## ATM_TOP
module ATM_TOP #(parameter  P_WIDTH = 16,
                            B_WIDTH = 20, 
							C_WIDTH = 6)
( 
    input   wire                    clk,
    input   wire                    rst,
	input wire [C_WIDTH-1:0]         card_number,
	input wire                       card_in,
    input wire                      button_0,
    input wire                      button_1,
    input wire                      button_2,
    input wire                      button_3,
    input wire                      button_4,
    input wire                      button_5,
    input wire                      button_6,
    input wire                      button_7,
    input wire                      button_8,
    input wire                      button_9,
    input wire                      enter_button,
    input wire                      cancel_button,
    input wire                      withdraw_button,
    input wire                      deposit_button,
    input wire                      show_balance,
	input wire                      another_service,
    input wire                      English_button,
    input wire                      Arabic_button,
	input wire                      multiple_100_button,
    input wire                      multiple_1000_button,
    input wire     [B_WIDTH-1:0]     actual_deposit_value,
	input wire [31:0]                threshold,
	output wire	                         card_out,
	output wire  [B_WIDTH-1:0]     updated_balance,  
	output wire                    operation_done, 
	output wire                    error,
	output wire                    wrong_password
	);
Settings: LEC_CHECK=0, ABC_AREA=1, CAP_MARGIN=20, CELL_PAD_IN_SITES_GLOBAL_PLACEMENT=2, CORE_MARGIN=8, CORE_UTILIZATION=40, CTS_CLUSTER_DIAMETER=307, CTS_CLUSTER_SIZE=14, PLACE_DENSITY=0.38, SETUP_SLACK_MARGIN=0.53, SLEW_MARGIN=10, TNS_END_PERCENT=85; clock period 6.45 ns.
run.sh (not shown) runs the stock make flow with config.mk's settings and CLKGATE_MAP_FILE=.
The first run finished clean.
Change:
Settings changed: ABC_AREA 1 to 0, CTS_CLUSTER_DIAMETER 307 to 155, PLACE_DENSITY 0.38 to not set, SLEW_MARGIN 10 to 20.
Clock period 6.45 ns to 6.0 ns, I/O delays scaled along.
The changed run completed with no timing, DRC or antenna violations.
Flip-flop count does not change.
Power increases slightly.
Setup slack loses 0.95 ns.
Change:
Settings changed: ABC_AREA 0 to not set, CELL_PAD_IN_SITES_GLOBAL_PLACEMENT 2 to not set, CORE_MARGIN 8 to 2, CTS_CLUSTER_DIAMETER 155 to not set, CTS_CLUSTER_SIZE 14 to not set, SETUP_SLACK_MARGIN 0.53 to not set, TNS_END_PERCENT 85 to not set.
Clock period 6.0 ns to 5.35 ns, I/O delays scaled along.
What happened: The new run finished clean. First-iteration DRC count climbs by 26%. Combinational power goes up by about 10%. Via count rose by 0.98%. Worst hold slack stays flat. Power came out higher by 24%. Flip-flop count does not change. Cell count increases by 0.78%. Global-route usage increases by 0.59 points. Final area climbs by 2.2%.

---

== violet ==
ATM_TOP again, from the RTL that the note above started with.
Settings: LEC_CHECK=0, CAP_MARGIN=10, CELL_PAD_IN_SITES_DETAIL_PLACEMENT=2, CELL_PAD_IN_SITES_GLOBAL_PLACEMENT=3, CORE_MARGIN=2, CORE_UTILIZATION=23, CTS_CLUSTER_SIZE=71, GPL_ROUTABILITY_DRIVEN=1, GPL_TIMING_DRIVEN=0, HOLD_SLACK_MARGIN=0.14, MAX_ROUTING_LAYER=met5, MIN_ROUTING_LAYER=met1, PLACE_DENSITY_LB_ADDON=0.13, SETUP_SLACK_MARGIN=1.33, SLEW_MARGIN=20, TNS_END_PERCENT=65; clock period 9.34 ns.
violet: flow completed, timing, DRC and antenna clean
The inputs of ember differ from those of violet as listed below.
Settings: PLACE_DENSITY_LB_ADDON: 0.13 -> unset; TNS_END_PERCENT: 65 -> unset; CTS_CLUSTER_SIZE: 71 -> unset; MIN_ROUTING_LAYER: met1 -> unset; GPL_ROUTABILITY_DRIVEN: 1 -> unset; CAP_MARGIN: 10 -> 20; GPL_TIMING_DRIVEN: 0 -> unset; HOLD_SLACK_MARGIN: 0.14 -> unset; MAX_ROUTING_LAYER: met5 -> unset; SETUP_SLACK_MARGIN: 1.33 -> unset; CELL_PAD_IN_SITES_GLOBAL_PLACEMENT: 3 -> unset; CORE_UTILIZATION: 23 -> 40; CELL_PAD_IN_SITES_DETAIL_PLACEMENT: 2 -> unset; the clock period (ns, I/O delays scaled along): 9.34 -> 6.0.
[summary]
Of ember and violet, the run reporting the higher first-pass GRT wire length was violet. Every stage of the flow completed for ember, and the final layout passed the timing, DRC and antenna checks. | share of power burned in combinational logic | ember vs violet | 1.0 points lower |. On average via count per standard cell, the lower figure sits with violet, not ember. Register share of total power: ember and violet compared, lower one is violet.

---

Setup of wip/lagoon:
Starting RTL as in the previous note.
Settings: LEC_CHECK=0, CAP_MARGIN=5, CORE_MARGIN=2, CORE_UTILIZATION=72, CTS_CLUSTER_SIZE=22, PLACE_DENSITY=0.66, SETUP_SLACK_MARGIN=-0.35, SLEW_MARGIN=20; clock period 3.7 ns.
In wip/lagoon the implementation completed, yet the final layout does not meet the checks, the culprit being negative setup slack.
### wip/lagoon -> wip/indigo
# wip/lagoon
export LEC_CHECK = 0
export CAP_MARGIN = 5
export CORE_MARGIN = 2
export CORE_UTILIZATION = 72
export CTS_CLUSTER_SIZE = 22
export PLACE_DENSITY = 0.66
export SETUP_SLACK_MARGIN = -0.35
export SLEW_MARGIN = 20
create_clock -name core_clock -period 3.7 [get_ports {clk}]
# wip/indigo
export LEC_CHECK = 0
export ABC_AREA = 1
export CAP_MARGIN = 20
export CORE_MARGIN = 2
export CORE_UTILIZATION = 70
export CTS_CLUSTER_DIAMETER = 196
export SLEW_MARGIN = 20
create_clock -name core_clock -period 2.97 [get_ports {clk}]
- wip/indigo -> stages 100% | layout checks FAIL | negative setup slack
- Relative to wip/lagoon, relative area change from synthesis to final layout has increased by 5.5 points in wip/indigo.
- Met1 demand-to-capacity share in global routing in wip/indigo vs wip/lagoon: up 6.7 points
- Routed wire in wip/indigo totals more than in wip/lagoon.
- Design area in wip/indigo is about 12% higher than in wip/lagoon
Modified inputs, wip/umber compared to wip/indigo
# wip/indigo
export LEC_CHECK = 0
export ABC_AREA = 1
export CAP_MARGIN = 20
export CORE_MARGIN = 2
export CORE_UTILIZATION = 70
export CTS_CLUSTER_DIAMETER = 196
export SLEW_MARGIN = 20
create_clock -name core_clock -period 2.97 [get_ports {clk}]
# wip/umber
export LEC_CHECK = 0
export CAP_MARGIN = 20
export CORE_MARGIN = 2
export CORE_UTILIZATION = 40
export SETUP_SLACK_MARGIN = 1.37
export SLEW_MARGIN = 20
create_clock -name core_clock -period 5.35 [get_ports {clk}]
--- outcome ---
Summary of wip/indigo and wip/umber: one run falls short of a clean finish, namely wip/indigo. To summarise wip/indigo: no stage aborted, but the layout did not pass its checks, failing on negative setup slack. Sequential cell area: wip/indigo vs wip/umber, no meaningful difference. The simple-gate area share of the yosys netlist in wip/umber sits 21 points below the value recorded for wip/indigo. On finished layout cell area, wip/umber does better than wip/indigo. Delta (wip/umber minus wip/indigo): clock latency reported for the late side of the worst-skew pair higher, net total in the final layout lower, average vias per placed instance lower, floorplan core area higher. wip/umber ended up with in -> out as its path type of the worst setup path; wip/indigo ended up with reg -> reg. Against wip/indigo, wip/umber reports a synthesized cell count that is lower. [wip/umber] netlist area before placement fell about 6% relative to wip/indigo.
[inputs] wip/zinc vs wip/umber
# wip/umber
export LEC_CHECK = 0
export CAP_MARGIN = 20
export CORE_MARGIN = 2
export CORE_UTILIZATION = 40
export SETUP_SLACK_MARGIN = 1.37
export SLEW_MARGIN = 20
create_clock -name core_clock -period 5.35 [get_ports {clk}]
# wip/zinc
export LEC_CHECK = 0
export CAP_MARGIN = 20
export CORE_MARGIN = 6
export CORE_UTILIZATION = 40
export CTS_CLUSTER_SIZE = 14
export SLEW_MARGIN = 20
export TNS_END_PERCENT = 85
create_clock -name core_clock -period 6.0 [get_ports {clk}]
Findings:
met4 as the highest routing layer actually used was reported by wip/zinc, and met5 by wip/umber. Compared with wip/umber, in wip/zinc routed wire length has remained practically unchanged; fraction of the cycle the final worst path needs went up by 12 points; insertion delay to the later sink of the worst-skew pair fell 0.02 ns; sequential share of layout area now sits higher; core box area ~0 delta.

---

ATM_TOP again, from the RTL that the note above started with.
Settings: LEC_CHECK=0, ABC_AREA=0, CAP_MARGIN=0, CORE_MARGIN=2, CORE_UTILIZATION=71, CTS_CLUSTER_DIAMETER=229, CTS_CLUSTER_SIZE=75, PLACE_DENSITY_LB_ADDON=0.01, SETUP_SLACK_MARGIN=0.91, SLEW_MARGIN=20; clock period 3.12 ns.
The first run never finished: it broke off in 5_1_grt.
Then changed:
==> flow/config.mk (replaced) <==
export PLATFORM = sky130hd
export DESIGN_NAME = ATM_TOP
export DESIGN_NICKNAME = ATM_TOP
export VERILOG_FILES = /design/flow/design.v
export SDC_FILE = /design/flow/constraint.sdc
export NUM_CORES = 4
export LEC_CHECK = 0
export CAP_MARGIN = 5
export CORE_MARGIN = 2
export CORE_UTILIZATION = 67
export SETUP_SLACK_MARGIN = -0.35
export SLEW_MARGIN = 20
==> flow/constraint.sdc (replaced) <==
create_clock -name core_clock -period 3.7 [get_ports {clk}]
set_input_delay 0.7400 -clock core_clock [delete_from_list [all_inputs] [get_ports {clk}]]
set_output_delay 0.7400 -clock core_clock [all_outputs]
set_load 0.01 [all_outputs]
Outcome:
- The changed run ran to the end with violations: setup timing
- die size rose by a few percent
- area after synthesis stays the same
- synthesized cell count does not change
Then changed:
--- a/flow/config.mk
+++ b/flow/config.mk
@@ -8 +8 @@
-export CAP_MARGIN = 5
+export CAP_MARGIN = 20
@@ -10,2 +10 @@
-export CORE_UTILIZATION = 67
-export SETUP_SLACK_MARGIN = -0.35
+export CORE_UTILIZATION = 15
==> flow/constraint.sdc (replaced) <==
create_clock -name core_clock -period 7.4 [get_ports {clk}]
set_input_delay 1.4800 -clock core_clock [delete_from_list [all_inputs] [get_ports {clk}]]
set_output_delay 1.4800 -clock core_clock [all_outputs]
set_load 0.01 [all_outputs]
This time the run ran to the end with no violations. Die size went up to 4.4 times its value. Critical path depth stays the same. Worst setup slack gets better by 1.6 ns. Global-route usage went down by 26 points. Routed wire length went up by roughly a tenth. Register-to-register slack gets better by 3.2 ns. Cell count went up by well over a third. Non-clock buffer count went down by 99. Final area went up by a few percent. Synthesized cell count does not change. Via count went down by a few percent.
Then changed:
--- a/flow/config.mk
+++ b/flow/config.mk
@@ -10 +10,3 @@
-export CORE_UTILIZATION = 15
+export CORE_UTILIZATION = 40
+export CTS_CLUSTER_SIZE = 80
+export HOLD_SLACK_MARGIN = -0.02
@@ -11,0 +14 @@
+export TNS_END_PERCENT = 85
==> flow/constraint.sdc (replaced) <==
create_clock -name core_clock -period 6.0 [get_ports {clk}]
set_input_delay 1.2000 -clock core_clock [delete_from_list [all_inputs] [get_ports {clk}]]
set_output_delay 1.2000 -clock core_clock [all_outputs]
set_load 0.01 [all_outputs]
Effect:
- The changed run finished with timing, DRC and antenna clean
- area after synthesis stays the same
- hold slack improves by 0.0047 ns
- final area goes down by 6.0%
- non-clock buffer count grows by 2
- total power climbs by 21%
- clock-buffer cell count went up by 6
- global-route usage grows by 12 points
- routed wire length falls by 8.8%
- setup slack loses 0.57 ns
- via count goes down by 0.72%
- sequential power came out higher by 23%
Power and IR drop assume default switching activity.
